==> build 48: inputs <==
// reuleaux
module reuleaux(input logic clk, input logic rst_n, input logic [2:0] colour,
                input logic [7:0] centre_x, input logic [6:0] centre_y, input logic [7:0] diameter,
                input logic start, output logic done,
                output logic [7:0] vga_x, output logic [6:0] vga_y,
                output logic [2:0] vga_colour, output logic vga_plot);
export LEC_CHECK = 0
export ABC_AREA = 1
export CAP_MARGIN = 5
export CORE_MARGIN = 2
export CORE_UTILIZATION = 72
export CTS_CLUSTER_DIAMETER = 317
export CTS_CLUSTER_SIZE = 14
export HOLD_SLACK_MARGIN = 0.23
export PLACE_DENSITY_LB_ADDON = 0.02
export SETUP_SLACK_MARGIN = 0.43
export SLEW_MARGIN = 20
create_clock -name core_clock -period 4.85 [get_ports {clk}]
run.sh (not shown) runs the stock make flow with config.mk's settings and CLKGATE_MAP_FILE=.
==> inputs of trial 1, as changes to build 48 <==
- ABC_AREA: 1 -> default
- CAP_MARGIN: 5 -> 20
- CORE_UTILIZATION: 72 -> 35
- CTS_CLUSTER_DIAMETER: 317 -> default
- CTS_CLUSTER_SIZE: 14 -> default
- HOLD_SLACK_MARGIN: 0.23 -> default
- PLACE_DENSITY_LB_ADDON: 0.02 -> default
- SETUP_SLACK_MARGIN: 0.43 -> default
==> flow/constraint.sdc (replaced) <==
create_clock -name core_clock -period 33.4 [get_ports {clk}]
set_input_delay 6.6800 -clock core_clock [delete_from_list [all_inputs] [get_ports {clk}]]
set_output_delay 6.6800 -clock core_clock [all_outputs]
set_load 0.01 [all_outputs]
==> inputs of build 23, as changes to build 48 <==
- ABC_AREA: 1 -> default
- CAP_MARGIN: 5 -> 20
- CELL_PAD_IN_SITES_DETAIL_PLACEMENT: default -> 1
- CORE_UTILIZATION: 72 -> 40
- CTS_CLUSTER_DIAMETER: 317 -> default
- CTS_CLUSTER_SIZE: 14 -> default
- HOLD_SLACK_MARGIN: 0.23 -> 0.07
- MAX_ROUTING_LAYER: default -> met4
- PLACE_DENSITY_LB_ADDON: 0.02 -> default
- SETUP_SLACK_MARGIN: 0.43 -> default
==> flow/constraint.sdc (replaced) <==
create_clock -name core_clock -period 34.0 [get_ports {clk}]
set_input_delay 6.8000 -clock core_clock [delete_from_list [all_inputs] [get_ports {clk}]]
set_output_delay 6.8000 -clock core_clock [all_outputs]
set_load 0.01 [all_outputs]
==> summary of the runs <==
Build 23 completed without violations. Build 48 did not get past clock tree synthesis (4_1_cts) on DPL-0033. Trial 1 completed without violations. Synthesized area is the same in trial 1 and build 23. Against trial 1, the via count of build 23 is higher by 2.9%. Of build 23 and trial 1, trial 1 has the higher setup slack (gap 0.097 ns). Clock skew: build 23 is lower than trial 1 (0.0052 ns). Of build 23 and trial 1, build 23 has the higher worst hold slack (gap 0.012 ns). Of trial 1 and build 23, build 23 has the higher register-to-register slack (gap 0.62 ns). Of trial 1 and build 23, trial 1 has the higher first-iteration DRC count (gap about 40%, measured against build 23). Flip-flop count is the same in build 23 and trial 1.

==> run K: inputs <==
==> flow/design.v <==
module circle(input logic clk, input logic rst_n, input logic [2:0] colour,
              input logic [7:0] centre_x, input logic [6:0] centre_y, input logic [7:0] radius,
              input logic start, output logic done,
              output logic [7:0] vga_x, output logic [6:0] vga_y,
              output logic [2:0] vga_colour, output logic vga_plot);
logic y_increment, x_increment, crit1_increment, crit2_increment, loop_start, plot;
logic [9:0] offset_x, next_vgax, offset_y, next_vgay, crit;
logic [3:0] state, next_state, which_octant; 
assign vga_colour = colour; 
localparam x_dimension = 159; 
localparam y_dimension = 119;  
localparam RESET = 4'b0000;
localparam START_DRAWING = 4'b0001;
localparam BIG_LOOP = 4'b0010;
localparam OCTANT_1 = 4'b0011;
localparam OCTANT_2 = 4'b0100;
localparam OCTANT_3 = 4'b0101;
localparam OCTANT_4 = 4'b0110;
localparam OCTANT_5 = 4'b0111;
localparam OCTANT_6 = 4'b1000;
localparam OCTANT_7 = 4'b1001;
localparam OCTANT_8 = 4'b1010;
localparam INCREMENT_Y = 4'b1011;
localparam INCREMENT_CRIT1 = 4'b1100;
localparam INCREMENT_CRIT2 = 4'b1101;
localparam DONE_ALL = 4'b1110;
always_ff @(posedge clk or negedge rst_n) begin 
	if(!rst_n) state = RESET; 
	else state = next_state; 
end  
always_comb begin 
	if (plot ==1 && $signed(next_vgax) >= 0 && $signed(next_vgax) <= x_dimension && $signed(next_vgay) >= 0 && $signed(next_vgay) <= y_dimension)
		vga_plot = 1;
	else vga_plot = 0;
end
always_ff @(posedge clk) begin
	if(loop_start == 1) offset_y <= 10'd0; 
	else if (y_increment) offset_y <= offset_y + 10'd1;
	else offset_y <= offset_y;
end
always_ff @ (posedge clk) begin
	if(loop_start == 1) offset_x <= radius;
	else if (x_increment) offset_x <= offset_x - 10'd1;
	else offset_x <= offset_x;
end
always_ff @ (posedge clk) begin
	if(loop_start == 1) crit <= 10'd1 - radius;
	else if (crit1_increment) crit <= crit + (10'd2 * offset_y) + 10'd1; 
	else if (crit2_increment) crit <= crit + (10'd2 * (offset_y - offset_x)) + 10'd1;
	else crit <= crit;
end  
always_ff @(posedge clk) begin 
	if (loop_start == 1) begin
		next_vgax = centre_x + radius;
		next_vgay = centre_y; end
	else
	case(which_octant) 
	4'd1: begin
		next_vgax = centre_x + offset_x;
		next_vgay = centre_y + offset_y; end
	4'd2: begin
		next_vgax = centre_x + offset_y;
		next_vgay = centre_y + offset_x; end
	4'd3: begin
		next_vgax = centre_x - offset_x;
		next_vgay = centre_y + offset_y; end
	4'd4: begin
		next_vgax = centre_x - offset_y;
		next_vgay = centre_y + offset_x; end
	4'd5: begin
		next_vgax = centre_x - offset_x;
		next_vgay = centre_y - offset_y; end
	4'd6: begin
		next_vgax = centre_x - offset_y;
		next_vgay = centre_y - offset_x; end
	4'd7: begin
		next_vgax = centre_x + offset_x;
		next_vgay = centre_y - offset_y; end
	4'd8: begin
		next_vgax = centre_x + offset_y;
		next_vgay = centre_y - offset_x; end
	default:  begin
		next_vgax = next_vgax;
		next_vgay = next_vgay; end
	endcase
end  
assign vga_x = next_vgax[7:0];
assign vga_y = next_vgay[6:0];
always_comb begin
	case(state)
	RESET: begin
		if (start) begin
			next_state = START_DRAWING; 
			end
		else next_state = RESET;
		end
	START_DRAWING: begin 
			next_state = BIG_LOOP; end 
	BIG_LOOP: begin  
			if ($signed(offset_y) <= $signed(offset_x)) next_state = OCTANT_1;  
			else next_state = DONE_ALL; 
		end
	OCTANT_1: next_state = OCTANT_2; 
	OCTANT_2: next_state = OCTANT_3;  
	OCTANT_3: next_state = OCTANT_4; 
	OCTANT_4: next_state = OCTANT_5; 
	OCTANT_5: next_state = OCTANT_6; 
	OCTANT_6: next_state = OCTANT_7;  
	OCTANT_7: next_state = OCTANT_8; 
	OCTANT_8: next_state = INCREMENT_Y; 
	INCREMENT_Y: next_state = INCREMENT_CRIT1; 
	INCREMENT_CRIT1: begin 
		if($signed(crit) <= 0) next_state = BIG_LOOP; 
		else next_state = INCREMENT_CRIT2;  
		end
	INCREMENT_CRIT2: next_state = BIG_LOOP; 
	DONE_ALL: next_state = DONE_ALL;  
	default: next_state = RESET;  
	endcase
end  
always_comb begin
	case(state) 
	RESET: begin
		loop_start = 0;
		which_octant = 0;
		plot = 0;
		x_increment = 0;
		y_increment = 0;
		crit1_increment = 0;
		crit2_increment  = 0;
		done = 0;
		end
	START_DRAWING: begin
		loop_start = 1;
		which_octant = 0;
		plot = 0;
		x_increment = 0;
		y_increment = 0;
		crit1_increment = 0;
		crit2_increment  = 0;
		done = 0;
		end
	BIG_LOOP: begin
		loop_start = 0;
		which_octant = 0;
		plot = 0;
		x_increment = 0;
		y_increment = 0;
		crit1_increment = 0;
		crit2_increment  = 0;
		done = 0;
		end
	OCTANT_1: begin
		loop_start = 0;
		which_octant = 4'd1;
		plot = 1;
		x_increment = 0;
		y_increment = 0;
		crit1_increment = 0;
		crit2_increment  = 0;
		done = 0;
		end
	OCTANT_2: begin
		loop_start = 0;
		which_octant = 4'd2;
		plot = 1;
		x_increment = 0;
		y_increment = 0;
		crit1_increment = 0;
		crit2_increment  = 0;
		done = 0;
		end
	OCTANT_3: begin
		loop_start = 0;
		which_octant = 4'd3;
		plot = 1;
		x_increment = 0;
		y_increment = 0;
		crit1_increment = 0;
		crit2_increment  = 0;
		done = 0;
		end
	OCTANT_4: begin
		loop_start = 0;
		which_octant = 4'd4;
		plot = 1;
		x_increment = 0;
		y_increment = 0;
		crit1_increment = 0;
		crit2_increment  = 0;
		done = 0;
		end
	OCTANT_5: begin
		loop_start = 0;
		which_octant = 4'd5;
		plot = 1;
		x_increment = 0;
		y_increment = 0;
		crit1_increment = 0;
		crit2_increment  = 0;
		done = 0;
		end
	OCTANT_6: begin
		loop_start = 0;
		which_octant = 4'd6;
		plot = 1;
		x_increment = 0;
		y_increment = 0;
		crit1_increment = 0;
		crit2_increment  = 0;
		done = 0;
		end
	OCTANT_7: begin
		loop_start = 0;
		which_octant = 4'd7;
		plot = 1;
		x_increment = 0;
		y_increment = 0;
		crit1_increment = 0;
		crit2_increment  = 0;
		done = 0;
		end
	OCTANT_8: begin
		loop_start = 0;
		which_octant = 4'd8;
		plot = 1;
		x_increment = 0;
		y_increment = 0;
		crit1_increment = 0;
		crit2_increment  = 0;
		done = 0;
		end
	INCREMENT_Y: begin
		loop_start = 0;
		which_octant = 4'd8;
		plot = 1;
		x_increment = 0;
		y_increment = 1;
		crit1_increment = 0;
		crit2_increment  = 0;
		done = 0;
		end
	INCREMENT_CRIT1: begin
		if($signed(crit) <= 0) begin crit1_increment = 1; x_increment = 0; end 
		else begin x_increment = 1; crit1_increment = 0; end  
		loop_start = 0;
		which_octant = 0;
		plot = 0;
		y_increment = 0;
		crit2_increment  = 0;
		done = 0;
		end
	INCREMENT_CRIT2: begin
		loop_start = 0;
		which_octant = 0;
		plot = 0;
		x_increment = 0;
		y_increment = 0;
		crit1_increment = 0;
		crit2_increment  = 1;
		done = 0;
		end
	DONE_ALL: begin
		loop_start = 0;
		which_octant = 0;
		plot = 0;
		x_increment = 0;
		y_increment = 0;
		crit1_increment = 0;
		crit2_increment  = 0;
		done = 1;
		end
	default:  begin
		loop_start = 0;
		which_octant = 0;
		plot = 0;
		x_increment = 0;
		y_increment = 0;
		crit1_increment = 0;
		crit2_increment  = 0;
		done = 0;
		end
	endcase
end  
endmodule
module reuleaux(input logic clk, input logic rst_n, input logic [2:0] colour,
                input logic [7:0] centre_x, input logic [6:0] centre_y, input logic [7:0] diameter,
                input logic start, output logic done,
                output logic [7:0] vga_x, output logic [6:0] vga_y,
                output logic [2:0] vga_colour, output logic vga_plot);
localparam RESET = 4'b0000;
localparam CIRCLE_1 = 4'b0001;
localparam CIRCLE_2 = 4'b0010;
localparam CIRCLE_3 = 4'b0011;
localparam DONE = 4'b0100;
logic [7:0] corner_x1, corner_y1, corner_x2, corner_y2, corner_x3, corner_y3;
logic circle_1_start, circle_2_start, circle_3_start, circle_1_done, circle_2_done, circle_3_done, circle_1_plot, circle_2_plot, circle_3_plot; 
logic [7:0] circle_1_x, circle_2_x, circle_3_x;
logic [6:0] circle_1_y, circle_2_y, circle_3_y;
logic [3:0] state, next_state;
logic [2:0] circle_1_colour_out, circle_2_colour_out, circle_3_colour_out;
assign vga_colour = colour; 
assign corner_x1 = centre_x + (diameter / 2); 
assign corner_y1 = centre_y + (((diameter * 978122)/564719)/6);
assign corner_x2 = centre_x - (diameter / 2);
assign corner_y2 = centre_y + (((diameter * 978122)/564719)/6);
assign corner_x3 = centre_x;
assign corner_y3 = centre_y - (((diameter * 978122)/564719)/3);
circle circle_1(.clk(clk), .rst_n(rst_n),  .colour(colour),
	.centre_x(corner_x1), .centre_y(corner_y1), .radius(diameter),
	 .start(circle_1_start), .done(circle_1_done), .vga_x(circle_1_x), .vga_y(circle_1_y), 
	.vga_colour(circle_1_colour_out), .vga_plot(circle_1_plot) );
circle circle_2(.clk(clk), .rst_n(rst_n),  .colour(colour),
	.centre_x(corner_x2), .centre_y(corner_y2), .radius(diameter),
	 .start(circle_2_start), .done(circle_2_done), .vga_x(circle_2_x), .vga_y(circle_2_y), 
	.vga_colour(circle_2_colour_out), .vga_plot(circle_2_plot) );
circle circle_3(.clk(clk), .rst_n(rst_n),  .colour(colour),
	.centre_x(corner_x3), .centre_y(corner_y3), .radius(diameter),
	 .start(circle_3_start), .done(circle_3_done), .vga_x(circle_3_x), .vga_y(circle_3_y), 
	.vga_colour(circle_3_colour_out), .vga_plot(circle_3_plot) );
always_comb begin 
	if (circle_1_plot ==1 
			&& $signed(circle_1_x) >= $signed(0) 
			&& $signed(circle_1_x) <= $signed(corner_x3) 
			&& (circle_1_y) >= (corner_y3) 
			&& (circle_1_y) <= (corner_y2) 
		) begin
		vga_x = circle_1_x;
		vga_y = circle_1_y;
		vga_plot = circle_1_plot;
		end
	else if (circle_2_plot == 1 
			&& $signed(circle_2_x) >= $signed(corner_x3)
			&& $signed(circle_2_x) <= $signed(corner_x1) 
			&& (circle_2_y) >= (corner_y3) 
			&& (circle_2_y) <= (corner_y1) 
		) begin
		vga_x = circle_2_x;
		vga_y = circle_2_y;
		vga_plot = circle_2_plot;
		end
	else if (circle_3_plot == 1
			&& $signed(circle_3_x) >= $signed(corner_x2)
			&& $signed(circle_3_x) <= $signed(corner_x1)
			&& (circle_3_y) >= (corner_y3) 
			&& (circle_3_y) <= (corner_y1 + diameter) 
			) begin
		vga_x = circle_3_x;
		vga_y = circle_3_y;
		vga_plot = circle_3_plot;
		end
	else begin 
		vga_x = 0;
		vga_y = 0;
		vga_plot = 0;
		end
end
always_ff @(posedge clk or negedge rst_n) begin 
	if(!rst_n) state = RESET; 
	else state = next_state; 
end  
always_comb begin
	case(state)
	RESET: begin
		if (start) next_state = CIRCLE_1;
		else next_state = RESET;
		end
	CIRCLE_1: begin
		if (circle_1_done) next_state = CIRCLE_2;
		else next_state = CIRCLE_1;
		end
	CIRCLE_2: begin
		if (circle_2_done) next_state = CIRCLE_3;
		else next_state = CIRCLE_2;
		end
	CIRCLE_3: begin
		if (circle_3_done) next_state = DONE;
		else next_state = CIRCLE_3;
		end
	DONE: next_state = DONE;
	default: next_state = RESET;
	endcase
end
always_comb begin  
	case(state)
	RESET: begin
		circle_1_start = 0;
		circle_2_start = 0;
		circle_3_start = 0;
		done = 0; end
	CIRCLE_1:  begin
		circle_1_start = 1;
		circle_2_start = 0;
		circle_3_start = 0;
		done = 0; end
	CIRCLE_2: begin
		circle_1_start = 0;
		circle_2_start = 1;
		circle_3_start = 0;
		done = 0; end
	CIRCLE_3: begin
		circle_1_start = 0;
		circle_2_start = 0;
		circle_3_start = 1;
		done = 0; end
	DONE: begin
		circle_1_start = 0;
		circle_2_start = 0;
		circle_3_start = 0;
		done = 1; end
	default:  begin
		circle_1_start = 0;
		circle_2_start = 0;
		circle_3_start = 0;
		done = 0; end
	endcase
end  
endmodule
==> flow/run.sh <==
#!/bin/bash
# the make line also repeats each setting of config.mk as NAME=value (left out here)
make -C /OpenROAD-flow-scripts/flow DESIGN_CONFIG=/design/flow/config.mk WORK_HOME=/design/flow/orfs CLKGATE_MAP_FILE= finish
==> flow/config.mk <==
export PLATFORM = sky130hd
export DESIGN_NAME = reuleaux
export DESIGN_NICKNAME = reuleaux
export VERILOG_FILES = /design/flow/design.v
export SDC_FILE = /design/flow/constraint.sdc
export NUM_CORES = 4
export LEC_CHECK = 0
export ABC_AREA = 1
export CAP_MARGIN = 20
export CORE_ASPECT_RATIO = 0.5
export CORE_MARGIN = 8
export CORE_UTILIZATION = 15
export CTS_CLUSTER_DIAMETER = 362
export CTS_CLUSTER_SIZE = 98
export SLEW_MARGIN = 20
==> flow/constraint.sdc <==
create_clock -name core_clock -period 42.8 [get_ports {clk}]
set_input_delay 8.5600 -clock core_clock [delete_from_list [all_inputs] [get_ports {clk}]]
set_output_delay 8.5600 -clock core_clock [all_outputs]
set_load 0.01 [all_outputs]
==> inputs of run B, as changes to run K <==
ABC_AREA = default   (was 1)
CORE_ASPECT_RATIO = default   (was 0.5)
CORE_MARGIN = 2   (was 8)
CORE_UTILIZATION = 69   (was 15)
CTS_CLUSTER_DIAMETER = 391   (was 362)
SETUP_SLACK_MARGIN = -1.85   (was default)
==> flow/constraint.sdc (replaced) <==
create_clock -name core_clock -period 18.5 [get_ports {clk}]
set_input_delay 3.7000 -clock core_clock [delete_from_list [all_inputs] [get_ports {clk}]]
set_output_delay 3.7000 -clock core_clock [all_outputs]
set_load 0.01 [all_outputs]
==> inputs of run F, as changes to run K <==
CORE_ASPECT_RATIO = default   (was 0.5)
CORE_MARGIN = 2   (was 8)
CORE_UTILIZATION = 72   (was 15)
CTS_CLUSTER_DIAMETER = 341   (was 362)
CTS_CLUSTER_SIZE = default   (was 98)
PLACE_DENSITY_LB_ADDON = 0.2   (was default)
SETUP_SLACK_MARGIN = 5.0   (was default)
TNS_END_PERCENT = 5   (was default)
==> flow/constraint.sdc (replaced) <==
create_clock -name core_clock -period 18.5 [get_ports {clk}]
set_input_delay 3.7000 -clock core_clock [delete_from_list [all_inputs] [get_ports {clk}]]
set_output_delay 3.7000 -clock core_clock [all_outputs]
set_load 0.01 [all_outputs]
==> reports/metrics.csv <==
metric,value,unit
First Err,[ERROR GRT-0116] Global routing finished with congestion. Check the congestion regions in the DRC Viewer.,
yosys synthesis chip area,0.0310,sq mm
"Setup Fix Bufs, Post-CTS",39,
post-synthesis sequential area ratio,17.1,%
total die area,0.0447,sq mm
outcome,stopped before the end,
Mapped Area,0.0310,sq mm
routability congestion estimate from global placement,1.07,
comb area leader,simple AND/OR/NAND/NOR gates,
core area,0.0428,sq mm
Failed at,global routing (5_1_grt),
GR Layer Usage met2,92.0,%
Distinct lib cells used,73,
Pre-Place Util,72.4,%
# rows,76,
Setup WS pre-CTS,-5140,ps
Top-area cell share,15.0,%
synthesized area per cell,6.32,sq um
"mux frac, synth",0.0646,%
# the run above: run F

==> reports/metrics.csv <==
metric,value,unit
routability congestion estimate from global placement,1.08,
"Setup Fix Bufs, Post-CTS",34,
outcome,failed layout checks,
"mux frac, synth",1.66,%
final worst setup slack,-7100,ps
Pre-Place Util,69.8,%
GR Layer Usage met2,81.3,%
SO Viols,setup timing,
core area,0.0430,sq mm
Mapped Area,0.0300,sq mm
# rows,76,
setup violators final,46,
# the run above: run B

==> reports/metrics.csv <==
metric,value,unit
outcome,finished clean,
Pre-Place Util,15.0,%
"mux frac, synth",0.0646,%
Distinct lib cells used,73,
GR Layer Usage met2,16.2,%
routability congestion estimate from global placement,0.918,
comb area leader,simple AND/OR/NAND/NOR gates,
Mapped Area,0.0310,sq mm
Top-area cell share,15.0,%
yosys synthesis chip area,0.0310,sq mm
# rows,118,
total die area,0.222,sq mm
# the run above: run K

